$ cat config.mk
export PLATFORM = sky130hd
export DESIGN_NAME = saw2sin
export DESIGN_NICKNAME = saw2sin
export VERILOG_FILES = /design/flow/design.v
export SDC_FILE = /design/flow/constraint.sdc
export NUM_CORES = 4
export LEC_CHECK = 0
export ABC_AREA = 0
export CAP_MARGIN = 10
export CELL_PAD_IN_SITES_DETAIL_PLACEMENT = 0
export CORE_ASPECT_RATIO = 0.5
export CORE_MARGIN = 7
export CORE_UTILIZATION = 66
export CTS_CLUSTER_DIAMETER = 183
export CTS_CLUSTER_SIZE = 60
export GPL_ROUTABILITY_DRIVEN = 0
export GPL_TIMING_DRIVEN = 0
export PLACE_DENSITY = 0.35
export SETUP_SLACK_MARGIN = -2.0
export SLEW_MARGIN = 20
export TNS_END_PERCENT = 5
$ cat constraint.sdc
create_clock -name core_clock -period 55.4 [get_ports {i_clk}]
set_input_delay 11.0800 -clock core_clock [delete_from_list [all_inputs] [get_ports {i_clk}]]
set_output_delay 11.0800 -clock core_clock [all_outputs]
set_load 0.01 [all_outputs]
$ cat design.v
`default_nettype none
module cordic
( input  var [15:0] i_qph  
, output var [15:0] o_sin  
);
logic [15:0] i_x;
logic [15:0] i_y;
always_comb i_x = i_qph[15] ? 16'h0000 : 16'hDBD9;
always_comb i_y = i_qph[15] ? 16'hDBD9 : 16'h0000;
logic [22:0] cordic_angle [0:18];
always_comb cordic_angle[ 0] = 23'h25C80A;  
always_comb cordic_angle[ 1] = 23'h13F670;  
always_comb cordic_angle[ 2] = 23'h0A2223;  
always_comb cordic_angle[ 3] = 23'h05161A;  
always_comb cordic_angle[ 4] = 23'h028BAF;  
always_comb cordic_angle[ 5] = 23'h0145EC;  
always_comb cordic_angle[ 6] = 23'h00A2F8;  
always_comb cordic_angle[ 7] = 23'h00517C;  
always_comb cordic_angle[ 8] = 23'h0028BE;  
always_comb cordic_angle[ 9] = 23'h00145F;  
always_comb cordic_angle[10] = 23'h000A2F;  
always_comb cordic_angle[11] = 23'h000517;  
always_comb cordic_angle[12] = 23'h00028B;  
always_comb cordic_angle[13] = 23'h000145;  
always_comb cordic_angle[14] = 23'h0000A2;  
always_comb cordic_angle[15] = 23'h000051;  
always_comb cordic_angle[16] = 23'h000028;  
always_comb cordic_angle[17] = 23'h000014;  
always_comb cordic_angle[18] = 23'h00000A;  
/*verilator lint_off UNOPTFLAT*/
logic [18:0] x [0:19];
logic [18:0] y [0:19];
logic [22:0] p [0:19];
/*verilator lint_on UNOPTFLAT*/
always_comb x[0] = {1'b0, i_x, {2{1'b0}}};
always_comb y[0] = {1'b0, i_y, {2{1'b0}}};
always_comb p[0] = {i_qph, {7{1'b0}}};
/*verilator lint_off ALWCOMBORDER*/
for (genvar i = 0; i < 19; i = i + 1) begin: l_cordic_steps
  always_comb
    if (p[i][22]) begin
      x[i+1] = x[i] + (y[i] >>> (i+1));
      y[i+1] = y[i] - (x[i] >>> (i+1));
      p[i+1] = p[i] + cordic_angle[i];
    end else begin
      x[i+1] = x[i] - (y[i] >>> (i+1));
      y[i+1] = y[i] + (x[i] >>> (i+1));
      p[i+1] = p[i] - cordic_angle[i];
    end
end
/*verilator lint_on ALWCOMBORDER*/
always_comb
  if (i_qph > 16'd65508)   o_sin = 16'hFFFE;
  else if (i_qph < 16'd32) o_sin = i_qph + (i_qph >> 1);
  else                     o_sin = y[19][17:2];
endmodule
`default_nettype none
module saw2sin
( input  var        i_clk
, input  var [15:0] i_saw
, output var [15:0] o_sin
);
logic invert;
always_comb invert = i_saw[15];
logic reverse;
always_comb reverse = i_saw[14];
logic [15:0] qsaw;
always_comb qsaw = reverse
  ? {~i_saw[13:0], 2'b11}  
  : {i_saw[13:0], 2'b01};  
logic [15:0] qsin;
cordic cordic
( .i_qph (qsaw)
, .o_sin (qsin)
);
logic [16:0] sin;
always_ff @(posedge i_clk) sin <= reverse
  ? (invert ? ~{1'b1, qsin[15:0]}           
            : {1'b1, qsin[15:0]} + 17'd1)   
  : (invert ? ~{1'b1, qsin[15:0]} + 17'd2   
            : {1'b1, qsin[15:0]} + 17'd0);  
always_comb o_sin = sin[16:1];
endmodule
$ cat run.sh
#!/bin/bash
# the make line also repeats each setting of config.mk as NAME=value (left out here)
make -C /OpenROAD-flow-scripts/flow DESIGN_CONFIG=/design/flow/config.mk WORK_HOME=/design/flow/orfs CLKGATE_MAP_FILE= finish
==> results of run 1 <==
metrics by stage:
step	util, %	TNS (ns)
after floorplan	-	-67.22
after global placement	71.4	-202.75
after detailed placement	71.4	-229.64
after CTS	78.3	-110.92
after global routing	80.3	-166.93
final	80.3	-126.78
cell type report:
| cell class | count | area, um2 |
|---|---|---|
| Timing Repair Buffer | 434 | 3450 |
| Clock buffer | 4 | 88.8 |
| Multi-Input combinational cell | 5355 | 44300 |
| Tap cell | 884 | 1110 |
| Timing Repair inverter | 3 | 30.0 |
| Fill cell | 4554 | 12900 |
| Inverter | 589 | 2270 |
| Sequential cell | 16 | 320 |
| Buffer | 91 | 1110 |
metal layers:
metal  GRT usage (%)  wire length, um
met1            42.5            58900
met4            11.1             5580
met5               0               32
met2            58.5            63300
met3            2.73             9180
timing repair:
action                                  CTS  global route
buffers inserted                        329            69
endpoints found under the setup margin   16            16
cloned                                   12             1
resized                                 399           232
pin swaps                               275           163
==> impl_metrics.tcl, run 1 <==
# metrics dict for downstream scripts
set metrics [dict create \
    status "finished with violations" \
    so_faults "setup timing" \
    async_flop_share_pct 0 \
    dp_cells 6976 \
    finalSetupViolCount 16 \
    io_pins 33 \
    top_cell_area_share_pct 26.4 \
    top_cells_by_count "ha_1 (933), a21oi_1 (639), xnor2_1 (624)" \
    area_growth_pct 19.4 \
    die_width_um 380 \
    row_count 66 \
    adder_share_pct 28.2 \
    yosysWarningCount 6 \
    cpMostUsedCell "a21oi_2" \
    cts-root-buf "clkbuf_16" \
    ys_cells 6061 \
    die_h_um 197 \
    drv_cap 0 \
    startpoint "i_saw[14]" \
    critPathKind "in2reg" \
    hpwl_um 103000 \
    synth_cell_type_count 126 \
    grt_pass1_wl_um 215000 \
    cp.buffers_inverters 61 \
    syn_inst 6061 \
    cts_buffers 3 \
    endpoint "sin[13]" \
    clock_path_buffers 2 \
    yosys.area_share.xor_xnor_pct 19.2 \
    cp_top_family "AND-OR/OR-AND gates" \
    grt_usage_pct 33.0 \
    postRouteAntennaNets 0 \
    antenna_found_initial 0 \
    fmax_ghz 0.0157 \
    critPathLaunchType "input pin" \
    worstMarginPinSlew_ns 0.903 \
    cts_hold_buf 0 \
    hold_ws_ns 11.60 \
    fin_nets 7478 \
    antenna-diode-count 0 \
    synth-seq-cells 16 \
    grt_pass1_vias 44600 \
    aoi_share_pct 29.1 \
    dr.first_iter.drc_count 3776 \
    required_ns 55.57 \
    whs_endpoint "sin[5]" \
    max_stage_delay_ns 0.51 \
    syn_area_um2 44100 \
    path_clk_slew_ns 0.05 \
    syn_area_per_cell_um2 7.28 \
    wl_per_cell_um 18.6 \
    drt-pass1-iter-count 8 \
    vias 46600 \
    edf_count 0 \
    maxSlewViolCount 0 \
    port-buffer-count 31 \
    period_used_pct 115 \
    core_util_floorplan_pct 67.3 \
    fp.coreArea_um2 65600 \
    cp.arrival_ns 63.79 \
    synth_top_cell_by_area "ha_1" \
    seq_area_frac_synth_pct 0.726 \
    synthMostInstantiatedCell "ha_1" \
    path_depth 330 \
    slew_headroom_pct 39.8 \
    finalWorstPathRequiredPeriod_ns 63.62 \
    yosysChipArea_um2 44100 \
    layoutNonFillerInstCount 7376 \
    muxShareOfSynthArea_pct 0.760 \
    drt-total-wl_um 137000 \
    cts_tree "yes" \
    postPlaceCellArea_um2 46800 \
    grt_max_degree 28 \
    slowest_stage "or4b_1" \
    floorplan.nets 7046 \
    die-area_um2 74700 \
    rsz0062_at_grt "true" \
    hold_viol 0 \
    logic_family "AND-OR/OR-AND gates" \
    via_per_inst 6.32 \
    topCellsByArea "ha_1 (26%), xnor2_1 (12%), a21oi_1 (7.2%), xor2_1 (5.7%), inv_1 (4.9%)" \
    finish.instance_area_um2 52700 \
    min_from "i_saw[14]" \
    hold_class "in2reg" \
    drc 0 \
    grt-ovfl-total 0 \
    worst_setup_path_end_kind "flip-flop" \
    cts_max_level 1 \
    ys.flop_type "dfxtp_1" \
    simple_gate_area_share_pct 15.8 \
    layout_setup_ws_ns -8.22 \
    warnings 55 \
    clkSinkCount 16 \
    critPathMaxFanout 16 \
    hold_depth 5 \
    pre_cts_slack_ns -14.79 \
]
==> run 2: changes to the inputs <==
ABC_AREA = 1   (was 0)
CAP_MARGIN = 20   (was 10)
CELL_PAD_IN_SITES_DETAIL_PLACEMENT = not set   (was 0)
CORE_ASPECT_RATIO = not set   (was 0.5)
CORE_MARGIN = 2   (was 7)
CORE_UTILIZATION = 72   (was 66)
CTS_CLUSTER_DIAMETER = 380   (was 183)
CTS_CLUSTER_SIZE = 34   (was 60)
GPL_ROUTABILITY_DRIVEN = not set   (was 0)
GPL_TIMING_DRIVEN = not set   (was 0)
MAX_ROUTING_LAYER = met4   (was not set)
PLACE_DENSITY = not set   (was 0.35)
PLACE_DENSITY_LB_ADDON = 0.22   (was not set)
SETUP_SLACK_MARGIN = not set   (was -2.0)
clock period = 61.2 ns   (was 55.4 ns; I/O delays follow)
==> run 2 against run 1 <==
  * Now clean on timing, DRC and antenna
  * Clock-buffer cell count is the same
  * Cell count grew 4.9%
  * Cell area shrank 7.0%
  * Non-clock buffer count shrank 315
  * Critical endpoint unchanged
==> impl_metrics.tcl, run 2 <==
# metrics dict for downstream scripts
set metrics [dict create \
    die-area_um2 63700 \
    layoutNonFillerInstCount 7741 \
    edf_count 0 \
    antenna_found_initial 0 \
    io_pins 33 \
    drc 0 \
    rsz0062_at_grt "true" \
    min_from "i_saw[14]" \
    grt_usage_pct 34.5 \
    hpwl_um 95900 \
    syn_area_um2 44400 \
    cp.buffers_inverters 31 \
    warnings 51 \
    grt_pass1_vias 41300 \
    hold_depth 5 \
    max_stage_delay_ns 0.47 \
    hold_viol 0 \
    cp.arrival_ns 59.55 \
    status "timing/DRC/antenna clean" \
    synth_cell_type_count 77 \
    syn_area_per_cell_um2 6.54 \
    adder_share_pct 27.9 \
    die_width_um 252 \
    yosys.area_share.xor_xnor_pct 18.2 \
    ys.flop_type "dfxtp_1" \
    top_cells_by_count "inv_1 (1142), nand2_1 (1016), ha_1 (933)" \
    path_depth 311 \
    worstMarginPinSlew_ns 1.09 \
    drt-pass1-iter-count 8 \
    wl_per_cell_um 15.9 \
    yosysChipArea_um2 44400 \
    layout_setup_ws_ns 1.79 \
    drt-total-wl_um 123000 \
    pre_cts_slack_ns -1.53 \
    cts_tree "yes" \
    aoi_share_pct 19.0 \
    logic_family "adder cells" \
    syn_inst 6789 \
    muxShareOfSynthArea_pct 0 \
    fmax_ghz 0.0168 \
    whs_endpoint "sin[16]" \
    ys_cells 6789 \
    fillers 4236 \
    vias 46400 \
    die_h_um 252 \
    slowest_stage "xnor2_1" \
    via_per_inst 5.99 \
    clock_path_buffers 2 \
    synthMostInstantiatedCell "inv_1" \
    cpMostUsedCell "nand2_1" \
    critPathLaunchType "input pin" \
    cp_top_family "AND-OR/OR-AND gates" \
    antenna-diode-count 0 \
    grt_pass1_wl_um 185000 \
    async_flop_share_pct 0 \
    area_growth_pct 10.3 \
    hold_class "in2reg" \
    critPathKind "in2reg" \
    critPathMaxFanout 28 \
    period_used_pct 97.1 \
    clkSinkCount 16 \
    fin_setup_tns_ns 0 \
    cts-root-buf "clkbuf_16" \
    cts_max_level 1 \
    gp_congestion 1.05 \
    top_cell_area_share_pct 26.3 \
    row_count 91 \
    dp_cells 7580 \
    required_ns 61.34 \
    worst_setup_path_end_kind "flip-flop" \
    cts_buffers 3 \
    fp.coreArea_um2 61400 \
    fin_nets 7937 \
    synth_top_cell_by_area "ha_1" \
    finalWorstPathRequiredPeriod_ns 59.41 \
    slew_headroom_pct 27.5 \
    path_clk_slew_ns 0.05 \
    finalSetupViolCount 0 \
    floorplan.nets 7774 \
    drv_cap 0 \
    simple_gate_area_share_pct 23.2 \
    topCellsByArea "ha_1 (26%), xor2_1 (14%), inv_1 (9.6%), a21oi_1 (9.4%), nand2_1 (8.6%)" \
    yosysWarningCount 6 \
    core_util_floorplan_pct 72.4 \
    startpoint "i_saw[14]" \
    postRouteAntennaNets 0 \
    grt_max_degree 38 \
    synth-seq-cells 16 \
    endpoint "sin[13]" \
    dr.first_iter.drc_count 3911 \
    cts_hold_buf 0 \
    maxSlewViolCount 0 \
    grt-ovfl-total 0 \
    port-buffer-count 32 \
    seq_area_frac_synth_pct 0.721 \
]
run 2: timing repair:
action | in CTS | in global routing
gates cloned | 0 | 7
resized | 17 | 455
endpoints found under the setup margin | 16 | 16
pin swaps | 4 | 144
buffers inserted | 9 | 141
endpoints found under the hold margin | 0 | 0
run 2: per-stage QoR:
step	hold slack [ns]	utilization (%)	area, um2
6_report	12.96	79.8	49000
3_5_place_dp	12.99	74.1	45500
2_1_floorplan	12.54	-	44400
4_1_cts	12.96	74.5	45700
3_3_place_gp	12.98	74.1	45500
5_1_grt	12.99	79.8	49000
run 2: cell type report:
cell class / count / area (um2) / share of cell area [%]
Clock buffer: 4 / 88.8 / 0.181
Timing Repair Buffer: 210 / 1850 / 3.77
Tap cell: 790 / 988 / 2.02
Sequential cell: 16 / 320 / 0.654
Multi-Input combinational cell: 5543 / 41300 / 84.3
Inverter: 1176 / 4460 / 9.11
Timing Repair inverter: 2 / 10.0 / 0.0204
run 2: routing by layer:
metal / part of all wire, % / track usage [%]
met5: 0 / -
met4: 4.4 / 11.2
met3: 5.9 / 2.09
met2: 48 / 60.9
met1: 41 / 41.8
==> run 3: changes to the inputs <==
ABC_AREA = 0   (was 1)
CAP_MARGIN = 10   (was 20)
CELL_PAD_IN_SITES_DETAIL_PLACEMENT = 0   (was not set)
CTS_CLUSTER_DIAMETER = not set   (was 380)
CTS_CLUSTER_SIZE = 81   (was 34)
GPL_ROUTABILITY_DRIVEN = 1   (was not set)
GPL_TIMING_DRIVEN = 1   (was not set)
MAX_ROUTING_LAYER = not set   (was met4)
PLACE_DENSITY_LB_ADDON = 0.21   (was 0.22)
SETUP_SLACK_MARGIN = 3.92   (was not set)
TNS_END_PERCENT = not set   (was 5)
clock period = 28.8 ns   (was 61.2 ns; I/O delays follow)
==> run 3 against run 2 <==
  * The run now fails in 3_5_place_dp
  * Die size is 0.64% lower
  * Synthesized area fell by 0.65%
  * Synthesized cell count down 11%
==> impl_metrics.tcl, run 3 <==
# implementation run metrics
set metrics [dict create \
    status "stopped before the end" \
    synth_top_cell_by_area "ha_1" \
    edf_count 0 \
    simple_gate_area_share_pct 15.8 \
    syn_area_per_cell_um2 7.28 \
    async_flop_share_pct 0 \
    adder_share_pct 28.2 \
    fp.coreArea_um2 60500 \
    io_pins 33 \
    die_h_um 252 \
    gp_congestion 1.06 \
    stop_stage "3_5_place_dp" \
    synth-seq-cells 16 \
    top_cell_area_share_pct 26.4 \
    die-area_um2 63300 \
    syn_area_um2 44100 \
    core_util_floorplan_pct 73.0 \
    ys.flop_type "dfxtp_1" \
    seq_area_frac_synth_pct 0.726 \
    stop_error "[ERROR DPL-0038] Utilization greater than 100%, impossible to legalize" \
    top_cells_by_count "ha_1 (933), a21oi_1 (639), xnor2_1 (624)" \
    yosys.area_share.xor_xnor_pct 19.2 \
    synthMostInstantiatedCell "ha_1" \
    aoi_share_pct 29.1 \
    logic_family "AND-OR/OR-AND gates" \
    floorplan.nets 7046 \
    yosysWarningCount 6 \
    die_width_um 252 \
    row_count 90 \
    muxShareOfSynthArea_pct 0.760 \
    syn_inst 6061 \
    yosysChipArea_um2 44100 \
    topCellsByArea "ha_1 (26%), xnor2_1 (12%), a21oi_1 (7.2%), xor2_1 (5.7%), inv_1 (4.9%)" \
    synth_cell_type_count 126 \
    port-buffer-count 32 \
    ys_cells 6061 \
]
-- run 3: per-stage QoR --
step | std cells
global placement | 9187
floorplan | 6061
==> run 4: changes to the inputs <==
ABC_AREA = not set   (was 0)
CAP_MARGIN = 5   (was 10)
CELL_PAD_IN_SITES_DETAIL_PLACEMENT = not set   (was 0)
CORE_UTILIZATION = 39   (was 72)
CTS_CLUSTER_DIAMETER = 259   (was not set)
CTS_CLUSTER_SIZE = 100   (was 81)
GPL_ROUTABILITY_DRIVEN = not set   (was 1)
GPL_TIMING_DRIVEN = not set   (was 1)
MIN_ROUTING_LAYER = met1   (was not set)
PLACE_DENSITY_LB_ADDON = 0.2   (was 0.21)
SETUP_SLACK_MARGIN = not set   (was 3.92)
TNS_END_PERCENT = 85   (was not set)
clock period = 101.0 ns   (was 28.8 ns; I/O delays follow)
==> run 4 against run 3 <==
  * Now clean on timing, DRC and antenna
  * Synthesized cell count stayed put
  * Synthesized area stayed put
  * Die size is 83% higher
==> impl_metrics.tcl, run 4 <==
# metrics dict for downstream scripts
set metrics [dict create \
    status "timing/DRC/antenna clean" \
    cts_max_level 1 \
    ys.flop_type "dfxtp_1" \
    fin_util_pct 41.1 \
    grt_pass1_vias 39200 \
    hpwl_um 105000 \
    fin_nets 7010 \
    logic_family "AND-OR/OR-AND gates" \
    yosys.area_share.xor_xnor_pct 19.2 \
    postPlaceCellArea_um2 46100 \
    cts_setup_buffers 0 \
    area_growth_pct 4.55 \
    seq_area_frac_synth_pct 0.726 \
    ys_cells 6061 \
    slowest_stage "clkdlybuf4s50_1" \
    dr.first_iter.drc_count 2210 \
    die_h_um 340 \
    top_cells_by_count "ha_1 (933), a21oi_1 (639), xnor2_1 (624)" \
    fillers 11800 \
    row_count 123 \
    fmax_ghz 0.0118 \
    syn_area_um2 44100 \
    drc 0 \
    required_ns 101.13 \
    cp.arrival_ns 85.06 \
    critPathMaxFanout 43 \
    warnings 50 \
    max_stage_delay_ns 0.85 \
    antenna_found_initial 0 \
    simple_gate_area_share_pct 15.8 \
    yosysChipArea_um2 44100 \
    grt_pass1_wl_um 198000 \
    antenna-diode-count 0 \
    clkSinkCount 16 \
    endpoint "sin[13]" \
    drv_cap 0 \
    yosysWarningCount 6 \
    grt_usage_pct 20.2 \
    io_pins 33 \
    cp.buffers_inverters 32 \
    startpoint "i_saw[13]" \
    synth-seq-cells 16 \
    critPathKind "in2reg" \
    drt-total-wl_um 122000 \
    syn_inst 6061 \
    finish.instance_area_um2 46100 \
    core_util_floorplan_pct 39.3 \
    period_used_pct 84.1 \
    critPathLaunchType "input pin" \
    async_flop_share_pct 0 \
    floorplan.nets 7046 \
    cts-root-buf "clkbuf_16" \
    whs_endpoint "sin[1]" \
    synth_cell_type_count 126 \
    slew_headroom_pct 18.1 \
    drt-pass1-iter-count 6 \
    min_from "i_saw[14]" \
    cp_top_family "AND-OR/OR-AND gates" \
    edf_count 0 \
    worst_setup_path_end_kind "flip-flop" \
    hold_viol 0 \
    wl_per_cell_um 16.2 \
    synthMostInstantiatedCell "ha_1" \
    port-buffer-count 32 \
    adder_share_pct 28.2 \
    hold_ws_ns 20.59 \
    hold_class "in2reg" \
    die_width_um 340 \
    path_depth 331 \
    grt_max_degree 53 \
    maxSlewViolCount 0 \
    rsz0062_at_grt "false" \
    worstMarginPinSlew_ns 1.20 \
    via_per_inst 5.47 \
    muxShareOfSynthArea_pct 0.760 \
    die-area_um2 116000 \
    grt-ovfl-total 0 \
    postRouteAntennaNets 0 \
    fp.coreArea_um2 112000 \
    topCellsByArea "ha_1 (26%), xnor2_1 (12%), a21oi_1 (7.2%), xor2_1 (5.7%), inv_1 (4.9%)" \
    finalSetupViolCount 0 \
    cpMostUsedCell "a21oi_1" \
    fin_setup_tns_ns 0 \
    top_cell_area_share_pct 26.4 \
    cts_buffers 3 \
    aoi_share_pct 29.1 \
    post_cts_resized 0 \
    finalWorstPathRequiredPeriod_ns 84.93 \
    clock_path_buffers 2 \
    hold_depth 3 \
    path_clk_slew_ns 0.05 \
    vias 41100 \
    cts_tree "yes" \
    gp_congestion 0.902 \
    synth_top_cell_by_area "ha_1" \
    cts_hold_buf 0 \
    syn_area_per_cell_um2 7.28 \
]
run 4: metal layers:
layer	vias up	global-route usage, %	share of wire, %
met4	0	3.93	2.3
met5	-	0	0
met2	630	35.5	47
li1	21500	-	-
met1	18900	27.6	48
met3	125	0.441	2.5
run 4: layout make-up:
type                            instances  area, um2  area share (%)
Sequential cell                        16        320           0.694
Clock buffer                            3       75.1           0.163
Tap cell                             1500       1880            4.07
Timing Repair Buffer                   63        548            1.19
Inverter                              589       2210            4.79
Multi-Input combinational cell       5352      41100            89.1
run 4: through the flow:
step           cells  setup slack [ns]
2_1_floorplan   6061             21.55
3_3_place_gp    7520             17.50
3_5_place_dp    7520             16.22
4_1_cts         7523             16.05
5_1_grt         7523              8.39
6_report        7523             16.07
==> run 5: changes to the inputs <==
ABC_AREA = 0   (was not set)
CAP_MARGIN = 10   (was 5)
CELL_PAD_IN_SITES_DETAIL_PLACEMENT = 2   (was not set)
CELL_PAD_IN_SITES_GLOBAL_PLACEMENT = 1   (was not set)
CORE_ASPECT_RATIO = 1.35   (was not set)
CORE_MARGIN = 6   (was 2)
CORE_UTILIZATION = 28   (was 39)
CTS_CLUSTER_DIAMETER = not set   (was 259)
CTS_CLUSTER_SIZE = 60   (was 100)
GPL_ROUTABILITY_DRIVEN = 1   (was not set)
GPL_TIMING_DRIVEN = 1   (was not set)
HOLD_SLACK_MARGIN = -0.09   (was not set)
MIN_ROUTING_LAYER = met2   (was met1)
PLACE_DENSITY = 0.83   (was not set)
PLACE_DENSITY_LB_ADDON = not set   (was 0.2)
SETUP_SLACK_MARGIN = 2.98   (was not set)
TNS_END_PERCENT = not set   (was 85)
clock period = 55.4 ns   (was 101.0 ns; I/O delays follow)
==> run 5 against run 4 <==
  * Synthesized cell count is the same
  * The run now fails in 5_1_grt
  * Die size grew 44%
  * Synthesized area is the same
==> impl_metrics.tcl, run 5 <==
# implementation run metrics
set metrics [dict create \
    status "stopped before the end" \
    stop_stage "5_1_grt" \
    stop_error "[ERROR GRT-0116] Global routing finished with congestion. Check the congestion regions in the DRC Viewer." \
    clock_path_buffers 2 \
    synthMostInstantiatedCell "ha_1" \
    die_h_um 473 \
    dp_cells 10700 \
    yosys.area_share.xor_xnor_pct 19.2 \
    cts-root-buf "clkbuf_16" \
    row_count 168 \
    syn_inst 6061 \
    synth_cell_type_count 126 \
    hpwl_um 306000 \
    cts_max_level 1 \
    yosysWarningCount 6 \
    cts_hold_buf 0 \
    grt-ovfl-total 15300 \
    topCellsByArea "ha_1 (26%), xnor2_1 (12%), a21oi_1 (7.2%), xor2_1 (5.7%), inv_1 (4.9%)" \
    gp_congestion 1.03 \
    adder_share_pct 28.2 \
    edf_count 0 \
    fp.coreArea_um2 156000 \
    die_width_um 354 \
    async_flop_share_pct 0 \
    ys.flop_type "dfxtp_1" \
    seq_area_frac_synth_pct 0.726 \
    port-buffer-count 32 \
    cts_buffers 3 \
    syn_area_per_cell_um2 7.28 \
    floorplan.nets 7046 \
    pre_cts_slack_ns -19.45 \
    logic_family "AND-OR/OR-AND gates" \
    top_cells_by_count "ha_1 (933), a21oi_1 (639), xnor2_1 (624)" \
    muxShareOfSynthArea_pct 0.760 \
    grt_usage_pct 108 \
    ys_cells 6061 \
    die-area_um2 167000 \
    syn_area_um2 44100 \
    synth-seq-cells 16 \
    yosysChipArea_um2 44100 \
    aoi_share_pct 29.1 \
    synth_top_cell_by_area "ha_1" \
    core_util_floorplan_pct 28.3 \
    top_cell_area_share_pct 26.4 \
    io_pins 33 \
    clkSinkCount 16 \
    simple_gate_area_share_pct 15.8 \
]
run 5: timing repair:
item,in CTS
setup buffers,340
gates resized,1036
pin swaps,452
setup endpoints to repair,16
run 5: stage by stage:
step | instance area, um2 | utilization, %
floorplan | 45900 | -
global placement | 67500 | 43.3
detailed placement | 67500 | 43.3
CTS | 74500 | 47.8
run 5: metal layers:
metal | track usage (%) | overflow
met1 | - | -
met2 | 103 | 4370
met3 | 125 | 8371
met4 | 93.5 | 1945
met5 | 99.5 | 626
==> run 6: changes to the inputs <==
ABC_AREA = 1   (was 0)
CAP_MARGIN = 20   (was 10)
CELL_PAD_IN_SITES_DETAIL_PLACEMENT = not set   (was 2)
CELL_PAD_IN_SITES_GLOBAL_PLACEMENT = not set   (was 1)
CORE_ASPECT_RATIO = not set   (was 1.35)
CORE_MARGIN = 2   (was 6)
CORE_UTILIZATION = 72   (was 28)
CTS_CLUSTER_SIZE = 95   (was 60)
GPL_ROUTABILITY_DRIVEN = not set   (was 1)
GPL_TIMING_DRIVEN = not set   (was 1)
HOLD_SLACK_MARGIN = not set   (was -0.09)
MIN_ROUTING_LAYER = not set   (was met2)
PLACE_DENSITY = not set   (was 0.83)
SETUP_SLACK_MARGIN = not set   (was 2.98)
clock period = 76.6 ns   (was 55.4 ns; I/O delays follow)
==> run 6 against run 5 <==
  * Now clean on timing, DRC and antenna
  * Synthesized area rose by 0.65%
  * Synthesized cell count rose by 12%
  * Die size fell by 62%
==> impl_metrics.tcl, run 6 <==
# metrics dict for downstream scripts
set metrics [dict create \
    fp.coreArea_um2 61400 \
    layoutNonFillerInstCount 7577 \
    slowest_stage "nand3_2" \
    rsz0062_at_grt "false" \
    worstMarginPinSlew_ns 0.886 \
    die-area_um2 63700 \
    drt-pass1-iter-count 5 \
    critPathMaxFanout 39 \
    cts_buffers 3 \
    finalSetupViolCount 0 \
    grt_pass1_vias 40400 \
    fmax_ghz 0.0145 \
    max_stage_delay_ns 0.60 \
    finish.instance_area_um2 45500 \
    cp_top_family "AND-OR/OR-AND gates" \
    syn_area_per_cell_um2 6.54 \
    worst_setup_path_end_kind "flip-flop" \
    antenna-diode-count 0 \
    hold_viol 0 \
    path_depth 330 \
    period_used_pct 89.8 \
    io_pins 33 \
    hold_depth 5 \
    port-buffer-count 32 \
    ys_cells 6789 \
    core_util_floorplan_pct 72.4 \
    syn_inst 6789 \
    edf_count 0 \
    postRouteAntennaNets 0 \
    critPathLaunchType "input pin" \
    status "timing/DRC/antenna clean" \
    yosysWarningCount 6 \
    muxShareOfSynthArea_pct 0 \
    drv_cap 0 \
    drc 0 \
    yosys.area_share.xor_xnor_pct 18.2 \
    post_cts_resized 0 \
    adder_share_pct 27.9 \
    aoi_share_pct 19.0 \
    async_flop_share_pct 0 \
    fillers 5440 \
    cts_tree "yes" \
    gp_congestion 0.975 \
    pre_cts_slack_ns 8.16 \
    floorplan.nets 7774 \
    grt_usage_pct 34.3 \
    cts-root-buf "clkbuf_16" \
    ys.flop_type "dfxtp_1" \
    grt-ovfl-total 0 \
    die_width_um 252 \
    clkSinkCount 16 \
    maxSlewViolCount 0 \
    hpwl_um 98600 \
    syn_area_um2 44400 \
    warnings 52 \
    fin_nets 7773 \
    vias 43400 \
    grt_max_degree 47 \
    cts_setup_buffers 0 \
    startpoint "i_saw[14]" \
    wl_per_cell_um 14.9 \
    dp_cells 7573 \
    cts_max_level 1 \
    logic_family "adder cells" \
    grt_pass1_wl_um 188000 \
    critPathKind "in2reg" \
    path_clk_slew_ns 0.05 \
    simple_gate_area_share_pct 23.2 \
    cts_hold_buf 0 \
    synth_cell_type_count 77 \
    via_per_inst 5.73 \
    synth-seq-cells 16 \
    synthMostInstantiatedCell "inv_1" \
    fin_setup_tns_ns 0 \
    topCellsByArea "ha_1 (26%), xor2_1 (14%), inv_1 (9.6%), a21oi_1 (9.4%), nand2_1 (8.6%)" \
    cpMostUsedCell "nand2_1" \
    cp.arrival_ns 68.91 \
    slew_headroom_pct 40.5 \
    whs_endpoint "sin[16]" \
    clock_path_buffers 2 \
    antenna_found_initial 0 \
    yosysChipArea_um2 44400 \
    postPlaceCellArea_um2 45400 \
    endpoint "sin[13]" \
    drt-total-wl_um 113000 \
    required_ns 76.74 \
    finalWorstPathRequiredPeriod_ns 68.77 \
    cp.buffers_inverters 35 \
    top_cells_by_count "inv_1 (1142), nand2_1 (1016), ha_1 (933)" \
    die_h_um 252 \
    synth_top_cell_by_area "ha_1" \
    seq_area_frac_synth_pct 0.721 \
    dr.first_iter.drc_count 2766 \
    hold_class "in2reg" \
    layout_setup_ws_ns 7.83 \
    regArea_um2 320 \
    mi_logic_area_um2 39200 \
    area_growth_pct 2.46 \
    row_count 91 \
    min_from "i_saw[14]" \
    top_cell_area_share_pct 26.3 \
]
-- run 6: per-stage QoR --
stage | hold WS [ns] | utilization, %
2_1_floorplan | 15.62 | -
4_1_cts | 16.00 | 74.2
6_report | 16.00 | 74.2
5_1_grt | 16.05 | 74.2
3_3_place_gp | 16.06 | 74.0
3_5_place_dp | 16.05 | 74.0
-- run 6: area by class of cell --
| class | count | share of cell area (%) |
|---|---|---|
| clock buffers | 4 | 0.195 |
| inverters | 1176 | 9.74 |
| multi-input cells | 5541 | 86.2 |
| flip-flops and latches | 16 | 0.704 |
| well taps | 790 | 2.17 |
| repair buffers | 50 | 1.00 |
-- run 6: layer usage --
metal | up-vias | part of all wire (%) | track usage (%)
met1 | 19600 | 46 | 44.8
met4 | 0 | 3.4 | 10.9
met3 | 223 | 4.8 | 1.80
met2 | 1034 | 46 | 60.2
met5 | - | 0 | 0
li1 | 22500 | - | -
==> run 7: changes to the inputs <==
CAP_MARGIN = 40   (was 20)
CELL_PAD_IN_SITES_DETAIL_PLACEMENT = 0   (was not set)
CTS_CLUSTER_DIAMETER = 359   (was not set)
CTS_CLUSTER_SIZE = 85   (was 95)
GPL_ROUTABILITY_DRIVEN = 0   (was not set)
GPL_TIMING_DRIVEN = 1   (was not set)
MAX_ROUTING_LAYER = met4   (was not set)
PLACE_DENSITY_LB_ADDON = 0.04   (was not set)
SETUP_SLACK_MARGIN = 2.98   (was not set)
TNS_END_PERCENT = 45   (was not set)
clock period = 55.4 ns   (was 76.6 ns; I/O delays follow)
==> run 7 against run 6 <==
  * The run now fails in 5_1_grt
  * Die size unchanged
  * Synthesized cell count unchanged
  * Synthesized area unchanged
==> impl_metrics.tcl, run 7 <==
# implementation run metrics
set metrics [dict create \
    core_util_floorplan_pct 72.4 \
    yosysChipArea_um2 44400 \
    port-buffer-count 32 \
    fp.coreArea_um2 61400 \
    cts_hold_buf 0 \
    syn_area_um2 44400 \
    adder_share_pct 27.9 \
    async_flop_share_pct 0 \
    topCellsByArea "ha_1 (26%), xor2_1 (14%), inv_1 (9.6%), a21oi_1 (9.4%), nand2_1 (8.6%)" \
    top_cell_area_share_pct 26.3 \
    yosys.area_share.xor_xnor_pct 18.2 \
    syn_inst 6789 \
    edf_count 0 \
    stop_stage "5_1_grt" \
    synth-seq-cells 16 \
    seq_area_frac_synth_pct 0.721 \
    clock_path_buffers 2 \
    ys_cells 6789 \
    stop_error "[ERROR GRT-0232] Routing congestion too high. Check the congestion heatmap in the GUI." \
    io_pins 33 \
    muxShareOfSynthArea_pct 0 \
    status "stopped before the end" \
    grt-ovfl-total 8393 \
    cts-root-buf "clkbuf_16" \
    die_width_um 252 \
    floorplan.nets 7774 \
    die-area_um2 63700 \
    syn_area_per_cell_um2 6.54 \
    grt_usage_pct 109 \
    clkSinkCount 16 \
    row_count 91 \
    logic_family "adder cells" \
    hpwl_um 100000 \
    ys.flop_type "dfxtp_1" \
    cts_max_level 1 \
    synthMostInstantiatedCell "inv_1" \
    die_h_um 252 \
    top_cells_by_count "inv_1 (1142), nand2_1 (1016), ha_1 (933)" \
    yosysWarningCount 6 \
    synth_top_cell_by_area "ha_1" \
    aoi_share_pct 19.0 \
    simple_gate_area_share_pct 23.2 \
    synth_cell_type_count 77 \
    cts_buffers 3 \
]
run 7: per-stage QoR:
step	util, %	std cells	cell area, um2	setup WS [ns]
after detailed placement	78.3	7850	48100	-3.10
after global placement	78.3	7849	48000	-1.96
after floorplan	-	6789	45200	2.95
after CTS	85.8	8181	52600	1.45
run 7: repair_timing:
item,CTS
gates resized,433
pin swaps,368
gates cloned,8
buffers inserted,320
setup endpoints to repair,16
run 7: metal layers:
| layer | overflow | track usage (%) |
|---|---|---|
| met1 | 102 | 91.4 |
| met2 | 7184 | 156 |
| met3 | 84 | 73.0 |
| met4 | 1023 | 115 |
| met5 | - | - |
==> run 8: changes to the inputs <==
CAP_MARGIN = 20   (was 40)
CELL_PAD_IN_SITES_DETAIL_PLACEMENT = not set   (was 0)
CORE_ASPECT_RATIO = 1.42   (was not set)
CTS_CLUSTER_DIAMETER = 338   (was 359)
CTS_CLUSTER_SIZE = 95   (was 85)
GPL_ROUTABILITY_DRIVEN = not set   (was 0)
GPL_TIMING_DRIVEN = not set   (was 1)
MAX_ROUTING_LAYER = not set   (was met4)
PLACE_DENSITY = 0.43   (was not set)
PLACE_DENSITY_LB_ADDON = not set   (was 0.04)
SETUP_SLACK_MARGIN = not set   (was 2.98)
TNS_END_PERCENT = not set   (was 45)
clock period = 63.8 ns   (was 55.4 ns; I/O delays follow)
==> run 8 against run 7 <==
  * Now clean on timing, DRC and antenna
  * Die size about the same
  * Synthesized cell count unchanged
  * Synthesized area unchanged
==> impl_metrics.tcl, run 8 <==
# metrics dict for downstream scripts
set metrics [dict create \
    cts_tree "yes" \
    logic_family "adder cells" \
    cts_max_level 1 \
    worst_setup_path_end_kind "flip-flop" \
    critPathLaunchType "input pin" \
    cpMostUsedCell "a21oi_1" \
    fmax_ghz 0.0167 \
    maxSlewViolCount 0 \
    drc 0 \
    yosysChipArea_um2 44400 \
    fin_nets 7841 \
    synth_top_cell_by_area "ha_1" \
    grt_max_degree 47 \
    required_ns 63.94 \
    cts-root-buf "clkbuf_16" \
    grt_pass1_wl_um 190000 \
    async_flop_share_pct 0 \
    io_pins 33 \
    cp.buffers_inverters 26 \
    area_growth_pct 5.69 \
    die_width_um 212 \
    synth-seq-cells 16 \
    clkSinkCount 16 \
    dp_cells 7618 \
    warnings 52 \
    dr.first_iter.drc_count 2356 \
    finalSetupViolCount 0 \
    postRouteAntennaNets 0 \
    floorplan.nets 7774 \
    row_count 108 \
    wl_per_cell_um 15.4 \
    yosysWarningCount 6 \
    top_cell_area_share_pct 26.3 \
    antenna-diode-count 0 \
    status "timing/DRC/antenna clean" \
    synth_cell_type_count 77 \
    layoutNonFillerInstCount 7680 \
    min_from "i_saw[14]" \
    clock_path_buffers 2 \
    muxShareOfSynthArea_pct 0 \
    ys.flop_type "dfxtp_1" \
    yosys.area_share.xor_xnor_pct 18.2 \
    drv_cap 0 \
    die_h_um 300 \
    finalWorstPathRequiredPeriod_ns 60.06 \
    period_used_pct 94.1 \
    gp_congestion 1.08 \
    fillers 5127 \
    die-area_um2 63700 \
    syn_area_um2 44400 \
    grt_usage_pct 35.5 \
    hold_depth 4 \
    postPlaceCellArea_um2 45500 \
    hold_class "in2reg" \
    via_per_inst 5.76 \
    core_util_floorplan_pct 72.7 \
    hold_viol 0 \
    top_cells_by_count "inv_1 (1142), nand2_1 (1016), ha_1 (933)" \
    hpwl_um 101000 \
    synthMostInstantiatedCell "inv_1" \
    edf_count 0 \
    syn_area_per_cell_um2 6.54 \
    worstMarginPinSlew_ns 1.36 \
    vias 44200 \
    port-buffer-count 32 \
    antenna_found_initial 0 \
    startpoint "i_saw[13]" \
    regArea_um2 320 \
    grt-ovfl-total 0 \
    simple_gate_area_share_pct 23.2 \
    topCellsByArea "ha_1 (26%), xor2_1 (14%), inv_1 (9.6%), a21oi_1 (9.4%), nand2_1 (8.6%)" \
    slew_headroom_pct 9.67 \
    critPathMaxFanout 23 \
    cp.arrival_ns 60.19 \
    cts_buffers 3 \
    fp.coreArea_um2 61100 \
    slowest_stage "clkdlybuf4s50_1" \
    finish.instance_area_um2 47000 \
    adder_share_pct 27.9 \
    drt-total-wl_um 118000 \
    aoi_share_pct 19.0 \
    grt_pass1_vias 42300 \
    fin_util_pct 76.9 \
    ys_cells 6789 \
    whs_endpoint "sin[16]" \
    critPathKind "in2reg" \
    path_depth 296 \
    mi_logic_area_um2 40100 \
    syn_inst 6789 \
    drt-pass1-iter-count 6 \
    cp_top_family "AND-OR/OR-AND gates" \
    endpoint "sin[14]" \
    max_stage_delay_ns 0.56 \
    seq_area_frac_synth_pct 0.721 \
    path_clk_slew_ns 0.05 \
]
-- run 8: per-layer routing --
metal	up-vias	track usage (%)	routed length, um	share of wire, %
met1	20000	36.1	44900	38
met5	-	0	0	0
met2	1146	66.9	59600	50
met3	432	3.42	4440	3.8
met4	0	25.8	9370	7.9
li1	22600	-	-	-
-- run 8: what timing repair did --
action / 4_1_cts / 5_1_grt
endpoints found under the setup margin: 0 / 16
setup buffers: 0 / 54
endpoints found under the hold margin: 0 / 0
hold buffers: 0 / 0
gates resized: 0 / 200
-- run 8: layout make-up --
class                   count  share of cell area [%]
well taps                 825                    2.20
multi-input cells        5544                    85.4
inverters                1176                    9.48
repair buffers            114                    2.07
repair inverters            1                  0.0107
flip-flops and latches     16                   0.682
clock buffers               4                   0.189
-- run 8: metrics by stage --
stage	setup TNS (ns)	hold slack (ns)	worst slack, ns
after floorplan	0	13.06	3.10
after global placement	0	13.50	2.04
after detailed placement	0	13.50	1.06
after CTS	0	13.65	1.19
after global routing	-3.74	13.17	-0.428
final	0	13.15	3.74
==> run 9: changes to the inputs <==
CORE_ASPECT_RATIO = not set   (was 1.42)
CORE_UTILIZATION = 57   (was 72)
CTS_CLUSTER_DIAMETER = not set   (was 338)
CTS_CLUSTER_SIZE = not set   (was 95)
HOLD_SLACK_MARGIN = 0.3   (was not set)
PLACE_DENSITY = not set   (was 0.43)
clock period = 53.8 ns   (was 63.8 ns; I/O delays follow)
==> run 9 against run 8 <==
  * The layout now fails its checks (setup timing)
  * Non-clock buffer count grew 1755
  * Highest routed layer unchanged
  * Synthesized area is the same
==> impl_metrics.tcl, run 9 <==
# metrics dict for downstream scripts
set metrics [dict create \
    port-buffer-count 32 \
    min_from "i_saw[14]" \
    floorplan.nets 7774 \
    core_util_floorplan_pct 57.4 \
    dr.first_iter.drc_count 3494 \
    hold_viol 0 \
    top_cells_by_count "inv_1 (1142), nand2_1 (1016), ha_1 (933)" \
    whs_endpoint "sin[16]" \
    fmax_ghz 0.0182 \
    via_per_inst 5.56 \
    status "finished with violations" \
    so_faults "setup timing" \
    grt_usage_pct 32.4 \
    synth-seq-cells 16 \
    antenna-diode-count 0 \
    fp.coreArea_um2 77300 \
    topCellsByArea "ha_1 (26%), xor2_1 (14%), inv_1 (9.6%), a21oi_1 (9.4%), nand2_1 (8.6%)" \
    hold_depth 6 \
    hpwl_um 114000 \
    area_growth_pct 49.2 \
    ys_cells 6789 \
    postRouteAntennaNets 0 \
    async_flop_share_pct 0 \
    fin_setup_tns_ns -15.74 \
    layout_setup_ws_ns -1.25 \
    startpoint "i_saw[4]" \
    io_pins 33 \
    grt-ovfl-total 0 \
    cp_top_family "AND-OR/OR-AND gates" \
    logic_family "adder cells" \
    drc 0 \
    slew_headroom_pct 38.8 \
    drt-total-wl_um 163000 \
    postPlaceCellArea_um2 56700 \
    seq_area_frac_synth_pct 0.721 \
    cts_tree "yes" \
    die_h_um 283 \
    required_ns 53.94 \
    worst_setup_path_end_kind "flip-flop" \
    cts-root-buf "clkbuf_16" \
    grt_max_degree 34 \
    synth_cell_type_count 77 \
    die_width_um 283 \
    cts_max_level 1 \
    cp.arrival_ns 55.19 \
    max_stage_delay_ns 0.52 \
    syn_inst 6789 \
    path_clk_slew_ns 0.05 \
    muxShareOfSynthArea_pct 0 \
    die-area_um2 80200 \
    gp_congestion 0.971 \
    clock_path_buffers 2 \
    critPathKind "in2reg" \
    syn_area_per_cell_um2 6.54 \
    yosysWarningCount 6 \
    maxSlewViolCount 0 \
    endpoint "sin[13]" \
    row_count 102 \
    adder_share_pct 27.9 \
    syn_area_um2 44400 \
    critPathLaunchType "input pin" \
    rsz0062_at_grt "true" \
    vias 53600 \
    hold_class "in2reg" \
    top_cell_area_share_pct 26.3 \
    grt_pass1_wl_um 225000 \
    drv_cap 0 \
    layoutNonFillerInstCount 9648 \
    path_depth 314 \
    yosysChipArea_um2 44400 \
    warnings 53 \
    antenna_found_initial 0 \
    cp.buffers_inverters 37 \
    edf_count 0 \
    period_used_pct 102 \
    simple_gate_area_share_pct 23.2 \
    worstMarginPinSlew_ns 0.915 \
    finalWorstPathRequiredPeriod_ns 55.05 \
    fillers 4633 \
    cts_hold_buf 0 \
    yosys.area_share.xor_xnor_pct 18.2 \
    clkSinkCount 16 \
    synth_top_cell_by_area "ha_1" \
    cts_buffers 3 \
    synthMostInstantiatedCell "inv_1" \
    grt_pass1_vias 48700 \
    ys.flop_type "dfxtp_1" \
    aoi_share_pct 19.0 \
    dp_cells 9275 \
    critPathMaxFanout 8 \
    finish.instance_area_um2 66300 \
    wl_per_cell_um 16.9 \
    slowest_stage "ha_2" \
    drt-pass1-iter-count 6 \
    fin_nets 9594 \
    finalSetupViolCount 16 \
]
[run 9: cell type report]
type	instances	area (um2)	area share, %
multi-input cells	5541	45600	68.8
repair buffers	1869	14500	21.8
inverters	1176	4490	6.78
well taps	1040	1300	1.96
flip-flops and latches	16	320	0.483
clock buffers	4	88.8	0.134
repair inverters	2	10.0	0.0151
[run 9: metrics by stage]
stage               hold WS [ns]  utilization, %  worst slack [ns]
floorplan                  11.06               -            0.0269
global placement           11.50            73.4             -1.75
detailed placement         11.50            73.4             -2.49
CTS                        11.29            76.2           0.00745
global route               11.16            85.7             -4.04
finish                     11.13            85.7             -1.25
[run 9: per-layer routing]
layer / wire, um / vias to the layer above / global-route usage (%)
met2: 81400 / 1876 / 60.8
met4: 7920 / 0 / 6.93
met1: 66000 / 25000 / 40.8
met3: 7630 / 643 / 1.03
li1: - / 26100 / -
met5: 0 / - / 0
[run 9: what timing repair did]
item | CTS | global route
pin swaps | 187 | 828
resized | 268 | 1182
gates cloned | 0 | 5
endpoints found under the hold margin | 0 | 0
buffers inserted | 125 | 244
setup endpoints to repair | 16 | 16
==> run 10: changes to the inputs <==
ABC_AREA = 0   (was 1)
CAP_MARGIN = 10   (was 20)
CELL_PAD_IN_SITES_DETAIL_PLACEMENT = 0   (was not set)
CORE_UTILIZATION = 72   (was 57)
CTS_CLUSTER_SIZE = 85   (was not set)
GPL_ROUTABILITY_DRIVEN = 0   (was not set)
GPL_TIMING_DRIVEN = 1   (was not set)
HOLD_SLACK_MARGIN = not set   (was 0.3)
PLACE_DENSITY = 0.66   (was not set)
SETUP_SLACK_MARGIN = 2.98   (was not set)
TNS_END_PERCENT = 45   (was not set)
clock period = 64.2 ns   (was 53.8 ns; I/O delays follow)
==> run 10 against run 9 <==
  * The run now fails in 5_1_grt
  * Die size shrank 21%
  * Synthesized area shrank 0.65%
  * Synthesized cell count shrank 11%
==> impl_metrics.tcl, run 10 <==
# implementation run metrics
set metrics [dict create \
    status "stopped before the end" \
    stop_stage "5_1_grt" \
    stop_error "[ERROR GRT-0232] Routing congestion too high. Check the congestion heatmap in the GUI." \
    hpwl_um 101000 \
    topCellsByArea "ha_1 (26%), xnor2_1 (12%), a21oi_1 (7.2%), xor2_1 (5.7%), inv_1 (4.9%)" \
    cts-root-buf "clkbuf_16" \
    muxShareOfSynthArea_pct 0.760 \
    top_cells_by_count "ha_1 (933), a21oi_1 (639), xnor2_1 (624)" \
    logic_family "AND-OR/OR-AND gates" \
    fp.coreArea_um2 60500 \
    die_width_um 252 \
    adder_share_pct 28.2 \
    cts_hold_buf 0 \
    syn_area_per_cell_um2 7.28 \
    async_flop_share_pct 0 \
    io_pins 33 \
    clock_path_buffers 2 \
    syn_area_um2 44100 \
    yosysWarningCount 6 \
    synth-seq-cells 16 \
    cts_max_level 1 \
    floorplan.nets 7046 \
    yosys.area_share.xor_xnor_pct 19.2 \
    die_h_um 252 \
    ys.flop_type "dfxtp_1" \
    core_util_floorplan_pct 73.0 \
    row_count 90 \
    port-buffer-count 32 \
    yosysChipArea_um2 44100 \
    dp_cells 6979 \
    simple_gate_area_share_pct 15.8 \
    grt-ovfl-total 155 \
    pre_cts_slack_ns -2.64 \
    grt_usage_pct 77.0 \
    die-area_um2 63300 \
    aoi_share_pct 29.1 \
    seq_area_frac_synth_pct 0.726 \
    synth_top_cell_by_area "ha_1" \
    syn_inst 6061 \
    top_cell_area_share_pct 26.4 \
    clkSinkCount 16 \
    synthMostInstantiatedCell "ha_1" \
    cts_buffers 3 \
    ys_cells 6061 \
    synth_cell_type_count 126 \
    edf_count 0 \
]
==> run 10: layer usage <==
metal | global-route usage [%] | GRT overflow
met2 | 96.3 | 84
met3 | 60.5 | 2
met4 | 81.8 | 68
met5 | 33.3 | 0
met1 | 73.5 | 1
==> run 10: timing repair <==
item,4_1_cts
endpoints found under the setup margin,16
pin swaps,292
gates resized,508
setup buffers,327
cloned,10
==> run 10: metrics by stage <==
stage / area [um2] / hold slack [ns] / util [%]
floorplan: 45600 / 13.07 / -
global placement: 47500 / 13.58 / 78.6
detailed placement: 47500 / 13.58 / 78.6
CTS: 52600 / 13.19 / 86.9
==> run 11: changes to the inputs <==
ABC_AREA = 1   (was 0)
CAP_MARGIN = 20   (was 10)
CELL_PAD_IN_SITES_DETAIL_PLACEMENT = not set   (was 0)
CORE_UTILIZATION = 57   (was 72)
CTS_CLUSTER_SIZE = not set   (was 85)
GPL_ROUTABILITY_DRIVEN = not set   (was 0)
GPL_TIMING_DRIVEN = not set   (was 1)
HOLD_SLACK_MARGIN = 0.29   (was not set)
PLACE_DENSITY = not set   (was 0.66)
SETUP_SLACK_MARGIN = not set   (was 2.98)
TNS_END_PERCENT = not set   (was 45)
clock period = 46.1 ns   (was 64.2 ns; I/O delays follow)
==> run 11 against run 10 <==
  * The flow again stops in 5_1_grt
  * Die size increased by 27%
  * Synthesized cell count increased by 12%
  * Synthesized area increased by 0.65%
==> impl_metrics.tcl, run 11 <==
# implementation run metrics
set metrics [dict create \
    grt_usage_pct 113 \
    syn_area_per_cell_um2 6.54 \
    cts_buffers 3 \
    seq_area_frac_synth_pct 0.721 \
    stop_error "[ERROR GRT-0232] Routing congestion too high. Check the congestion heatmap in the GUI." \
    synthMostInstantiatedCell "inv_1" \
    clock_path_buffers 2 \
    aoi_share_pct 19.0 \
    hpwl_um 126000 \
    yosys.area_share.xor_xnor_pct 18.2 \
    ys.flop_type "dfxtp_1" \
    cts_hold_buf 0 \
    io_pins 33 \
    gp_congestion 0.944 \
    port-buffer-count 32 \
    cts-root-buf "clkbuf_16" \
    yosysChipArea_um2 44400 \
    cts_max_level 1 \
    async_flop_share_pct 0 \
    syn_inst 6789 \
    die_h_um 283 \
    floorplan.nets 7774 \
    grt-ovfl-total 13500 \
    yosysWarningCount 6 \
    row_count 102 \
    postPlaceCellArea_um2 65200 \
    ys_cells 6789 \
    clkSinkCount 16 \
    core_util_floorplan_pct 57.4 \
    status "stopped before the end" \
    synth-seq-cells 16 \
    die-area_um2 80200 \
    synth_cell_type_count 77 \
    adder_share_pct 27.9 \
    top_cell_area_share_pct 26.3 \
    synth_top_cell_by_area "ha_1" \
    topCellsByArea "ha_1 (26%), xor2_1 (14%), inv_1 (9.6%), a21oi_1 (9.4%), nand2_1 (8.6%)" \
    top_cells_by_count "inv_1 (1142), nand2_1 (1016), ha_1 (933)" \
    simple_gate_area_share_pct 23.2 \
    fp.coreArea_um2 77300 \
    syn_area_um2 44400 \
    logic_family "adder cells" \
    edf_count 0 \
    stop_stage "5_1_grt" \
    die_width_um 283 \
    muxShareOfSynthArea_pct 0 \
]
==> run 11: repair_timing <==
action,CTS
pin swaps,523
resized,569
cloned,1
buffers inserted,490
setup endpoints to repair,16
hold endpoints to repair,0
==> run 11: routing by layer <==
metal  GRT overflow  global-route usage [%]
met1            129                    93.6
met2          11600                     170
met3             86                    74.1
met4           1742                     120
met5              6                    40.5
==> run 11: metrics by stage <==
stage / setup WS [ns] / utilization, % / std cells
after CTS: -4.68 / 92.1 / 10700
after detailed placement: -7.08 / 84.3 / 10200
after global placement: -5.76 / 84.3 / 10200
after floorplan: -4.14 / - / 6789
==> run 12: changes to the inputs <==
ABC_AREA = not set   (was 1)
CELL_PAD_IN_SITES_GLOBAL_PLACEMENT = 3   (was not set)
CORE_UTILIZATION = 40   (was 57)
CTS_CLUSTER_SIZE = 13   (was not set)
HOLD_SLACK_MARGIN = not set   (was 0.29)
PLACE_DENSITY_LB_ADDON = 0.17   (was not set)
SETUP_SLACK_MARGIN = -2.0   (was not set)
clock period = 95.9 ns   (was 46.1 ns; I/O delays follow)
==> run 12 against run 11 <==
  * Now clean on timing, DRC and antenna
  * Synthesized cell count is 11% lower
  * Die size is 41% higher
  * Synthesized area is 0.65% lower
==> impl_metrics.tcl, run 12 <==
# metrics dict for downstream scripts
set metrics [dict create \
    status "timing/DRC/antenna clean" \
    grt_pass1_vias 38900 \
    cp.buffers_inverters 33 \
    layout_setup_ws_ns 11.64 \
    antenna_found_initial 0 \
    wl_per_cell_um 17.2 \
    layoutNonFillerInstCount 7503 \
    slew_headroom_pct 28.3 \
    yosys.area_share.xor_xnor_pct 19.2 \
    pre_cts_slack_ns 11.62 \
    top_cell_area_share_pct 26.4 \
    cts_max_level 1 \
    synthMostInstantiatedCell "ha_1" \
    required_ns 96.09 \
    maxSlewViolCount 0 \
    port-buffer-count 32 \
    worstMarginPinSlew_ns 1.05 \
    worst_setup_path_end_kind "flip-flop" \
    drt-pass1-iter-count 5 \
    syn_area_um2 44100 \
    cts_tree "yes" \
    slowest_stage "clkdlybuf4s50_1" \
    hold_viol 0 \
    cts-root-buf "clkbuf_16" \
    dp_cells 7499 \
    wl_met1_um 62300 \
    finalSetupViolCount 0 \
    cp_top_family "AND-OR/OR-AND gates" \
    vias 40600 \
    ys_cells 6061 \
    via_per_inst 5.41 \
    min_from "i_saw[14]" \
    hold_depth 3 \
    endpoint "sin[16]" \
    fin_nets 7013 \
    dr_wl_met3_um 2560 \
    row_count 121 \
    dr.first_iter.drc_count 1893 \
    path_clk_slew_ns 0.05 \
    rsz0062_at_grt "false" \
    finalWorstPathRequiredPeriod_ns 84.26 \
    fin_util_pct 42.3 \
    async_flop_share_pct 0 \
    die-area_um2 113000 \
    yosysChipArea_um2 44100 \
    fmax_ghz 0.0119 \
    whs_endpoint "sin[1]" \
    die_h_um 336 \
    synth_cell_type_count 126 \
    core_util_floorplan_pct 40.4 \
    startpoint "i_saw[13]" \
    fin_setup_tns_ns 0 \
    critPathKind "in2reg" \
    simple_gate_area_share_pct 15.8 \
    edf_count 0 \
    regArea_um2 320 \
    die_width_um 336 \
    drv_cap 0 \
    cts_setup_buffers 0 \
    drc 0 \
    muxShareOfSynthArea_pct 0.760 \
    area_growth_pct 4.61 \
    grt_usage_pct 22.3 \
    critPathMaxFanout 43 \
    floorplan.nets 7046 \
    cts_buffers 3 \
    synth-seq-cells 16 \
    period_used_pct 87.9 \
    adder_share_pct 28.2 \
    max_stage_delay_ns 0.85 \
    warnings 50 \
    antenna-diode-count 0 \
    finish.instance_area_um2 46200 \
    aoi_share_pct 29.1 \
    top_layer "met4" \
    wl_met2_um 61500 \
    post_cts_resized 0 \
    fp.coreArea_um2 109000 \
    critPathLaunchType "input pin" \
    postPlaceCellArea_um2 46100 \
    gp_congestion 0.856 \
    top_cells_by_count "ha_1 (933), a21oi_1 (639), xnor2_1 (624)" \
    synth_top_cell_by_area "ha_1" \
    clkSinkCount 16 \
    hpwl_um 112000 \
    ys.flop_type "dfxtp_1" \
    clock_path_buffers 2 \
    syn_area_per_cell_um2 7.28 \
    path_depth 324 \
    io_pins 33 \
    grt_max_degree 53 \
    drt-total-wl_um 129000 \
    mi_logic_area_um2 41100 \
    postRouteAntennaNets 0 \
    syn_inst 6061 \
    fillers 11500 \
    grt-ovfl-total 0 \
    cp.arrival_ns 84.45 \
    cts_hold_buf 0 \
    seq_area_frac_synth_pct 0.726 \
    yosysWarningCount 6 \
    logic_family "AND-OR/OR-AND gates" \
    topCellsByArea "ha_1 (26%), xnor2_1 (12%), a21oi_1 (7.2%), xor2_1 (5.7%), inv_1 (4.9%)" \
    hold_class "in2reg" \
    cpMostUsedCell "a21oi_1" \
    grt_pass1_wl_um 207000 \
]
[run 12: cell type report]
| type | instances | area share (%) |
|---|---|---|
| multi-input combinational | 5352 | 89.1 |
| inverter | 589 | 4.79 |
| tap | 1476 | 4.00 |
| timing repair buffer | 66 | 1.24 |
| sequential | 16 | 0.694 |
| clock buffer | 4 | 0.192 |
[run 12: metrics by stage]
step           hold WS, ns
6_report             19.60
5_1_grt              19.61
4_1_cts              19.60
3_5_place_dp         19.85
3_3_place_gp         19.86
2_1_floorplan        19.41
[run 12: layer usage]
layer	up-vias	global-route usage, %
li1	21500	-
met1	18500	29.9
met2	471	39.9
met3	97	0.629
met4	0	4.12
met5	-	0
==> run 13: changes to the inputs <==
CELL_PAD_IN_SITES_GLOBAL_PLACEMENT = not set   (was 3)
CORE_UTILIZATION = 58   (was 40)
CTS_CLUSTER_SIZE = not set   (was 13)
PLACE_DENSITY_LB_ADDON = not set   (was 0.17)
SETUP_SLACK_MARGIN = not set   (was -2.0)
TNS_END_PERCENT = 5   (was not set)
clock period = 58.8 ns   (was 95.9 ns; I/O delays follow)
==> run 13 against run 12 <==
  * Now fails the layout checks on setup timing
  * Global-route usage increased by 16 points
  * Worst hold slack worse by 7.3 ns
  * Cell area grew 44%
  * Die size is 31% lower
  * First-iteration DRC count rose by 110%
  * Sequential share of layout area is 0.21 points lower
  * Non-clock buffer count up 2474
  * Cell count increased by 26%
  * Critical endpoint is now sin[9]
  * Wire length is 33% higher
==> impl_metrics.tcl, run 13 <==
# metrics dict for downstream scripts
set metrics [dict create \
    core_util_floorplan_pct 58.3 \
    hpwl_um 128000 \
    synthMostInstantiatedCell "ha_1" \
    period_used_pct 110 \
    maxSlewViolCount 0 \
    slew_headroom_pct 49.6 \
    drv_cap 0 \
    top_cells_by_count "ha_1 (933), a21oi_1 (639), xnor2_1 (624)" \
    drt-total-wl_um 171000 \
    fillers 4217 \
    critPathMaxFanout 9 \
    hold_class "in2reg" \
    worstMarginPinSlew_ns 0.750 \
    cts_tree "yes" \
    row_count 101 \
    seq_area_frac_synth_pct 0.726 \
    fin_nets 9488 \
    rsz0062_at_grt "true" \
    yosysWarningCount 6 \
    fmax_ghz 0.0155 \
    pre_cts_slack_ns -4.29 \
    cts_hold_buf 0 \
    die_width_um 280 \
    simple_gate_area_share_pct 15.8 \
    max_stage_delay_ns 0.55 \
    area_growth_pct 50.7 \
    vias 55700 \
    antenna_found_initial 0 \
    regArea_um2 320 \
    grt-ovfl-total 0 \
    path_depth 320 \
    startpoint "i_saw[14]" \
    cts_max_level 1 \
    ys.flop_type "dfxtp_1" \
    postRouteAntennaNets 0 \
    required_ns 58.93 \
    synth-seq-cells 16 \
    clock_path_buffers 2 \
    synth_cell_type_count 126 \
    floorplan.nets 7046 \
    endpoint "sin[9]" \
    syn_inst 6061 \
    dr.first_iter.drc_count 4025 \
    whs_endpoint "sin[1]" \
    critPathKind "in2reg" \
    antenna-diode-count 0 \
    worst_setup_path_end_kind "flip-flop" \
    cts_buffers 3 \
    drt-pass1-iter-count 8 \
    via_per_inst 5.87 \
    gp_congestion 0.995 \
    io_pins 33 \
    muxShareOfSynthArea_pct 0.760 \
    die-area_um2 78300 \
    mi_logic_area_um2 43300 \
    async_flop_share_pct 0 \
    cp.arrival_ns 64.56 \
    layout_setup_ws_ns -5.63 \
    status "finished with violations" \
    cp.buffers_inverters 29 \
    so_faults "setup timing" \
    finalSetupViolCount 16 \
    hold_viol 0 \
    aoi_share_pct 29.1 \
    fp.coreArea_um2 75700 \
    edf_count 0 \
    min_from "i_saw[14]" \
    clkSinkCount 16 \
    cpMostUsedCell "a21oi_2" \
    cp_top_family "AND-OR/OR-AND gates" \
    syn_area_um2 44100 \
    grt_pass1_wl_um 251000 \
    grt_pass1_vias 53700 \
    die_h_um 280 \
    finalWorstPathRequiredPeriod_ns 64.43 \
    slowest_stage "or4_4" \
    port-buffer-count 32 \
    top_cell_area_share_pct 26.4 \
    cts-root-buf "clkbuf_16" \
    topCellsByArea "ha_1 (26%), xnor2_1 (12%), a21oi_1 (7.2%), xor2_1 (5.7%), inv_1 (4.9%)" \
    grt_max_degree 40 \
    yosysChipArea_um2 44100 \
    logic_family "AND-OR/OR-AND gates" \
    synth_top_cell_by_area "ha_1" \
    path_clk_slew_ns 0.05 \
    drc 0 \
    warnings 55 \
    syn_area_per_cell_um2 7.28 \
    critPathLaunchType "input pin" \
    adder_share_pct 28.2 \
    yosys.area_share.xor_xnor_pct 19.2 \
    grt_usage_pct 37.9 \
    ys_cells 6061 \
    wl_per_cell_um 18.1 \
    hold_depth 4 \
]
==> run 13: area by class of cell <==
| class | count | share of cell area (%) |
|---|---|---|
| multi-input cells | 5353 | 65.1 |
| flip-flops and latches | 16 | 0.481 |
| inverters | 589 | 3.38 |
| clock buffers | 4 | 0.134 |
| repair buffers | 2540 | 29.1 |
| well taps | 978 | 1.84 |
==> run 13: metrics by stage <==
stage               std cells  area (um2)  util [%]  hold slack (ns)  TNS, ns
global route             9480       66500      87.9            12.32  -132.30
global placement         9300       63600      84.0            12.53   -30.33
CTS                      9410       64900      85.7            12.31   -36.32
detailed placement       9300       63600      84.0            12.52   -64.69
finish                   9480       66500      87.9            12.29   -86.62
floorplan                6061       45400         -            11.99   -23.70
==> run 13: layer usage <==
layer / vias up / global-route usage [%] / share of wire (%)
li1: 26500 / - / -
met1: 26100 / 45.1 / 40
met4: 0 / 16.1 / 6.3
met3: 812 / 3.49 / 6.5
met5: - / 0 / 0
met2: 2324 / 69.1 / 47
==> run 13: timing repair <==
item | 4_1_cts | 5_1_grt
setup buffers | 104 | 72
endpoints found under the hold margin | 0 | 0
gates resized | 104 | 294
gates cloned | 2 | 0
pin swaps | 78 | 225
setup endpoints to repair | 16 | 16
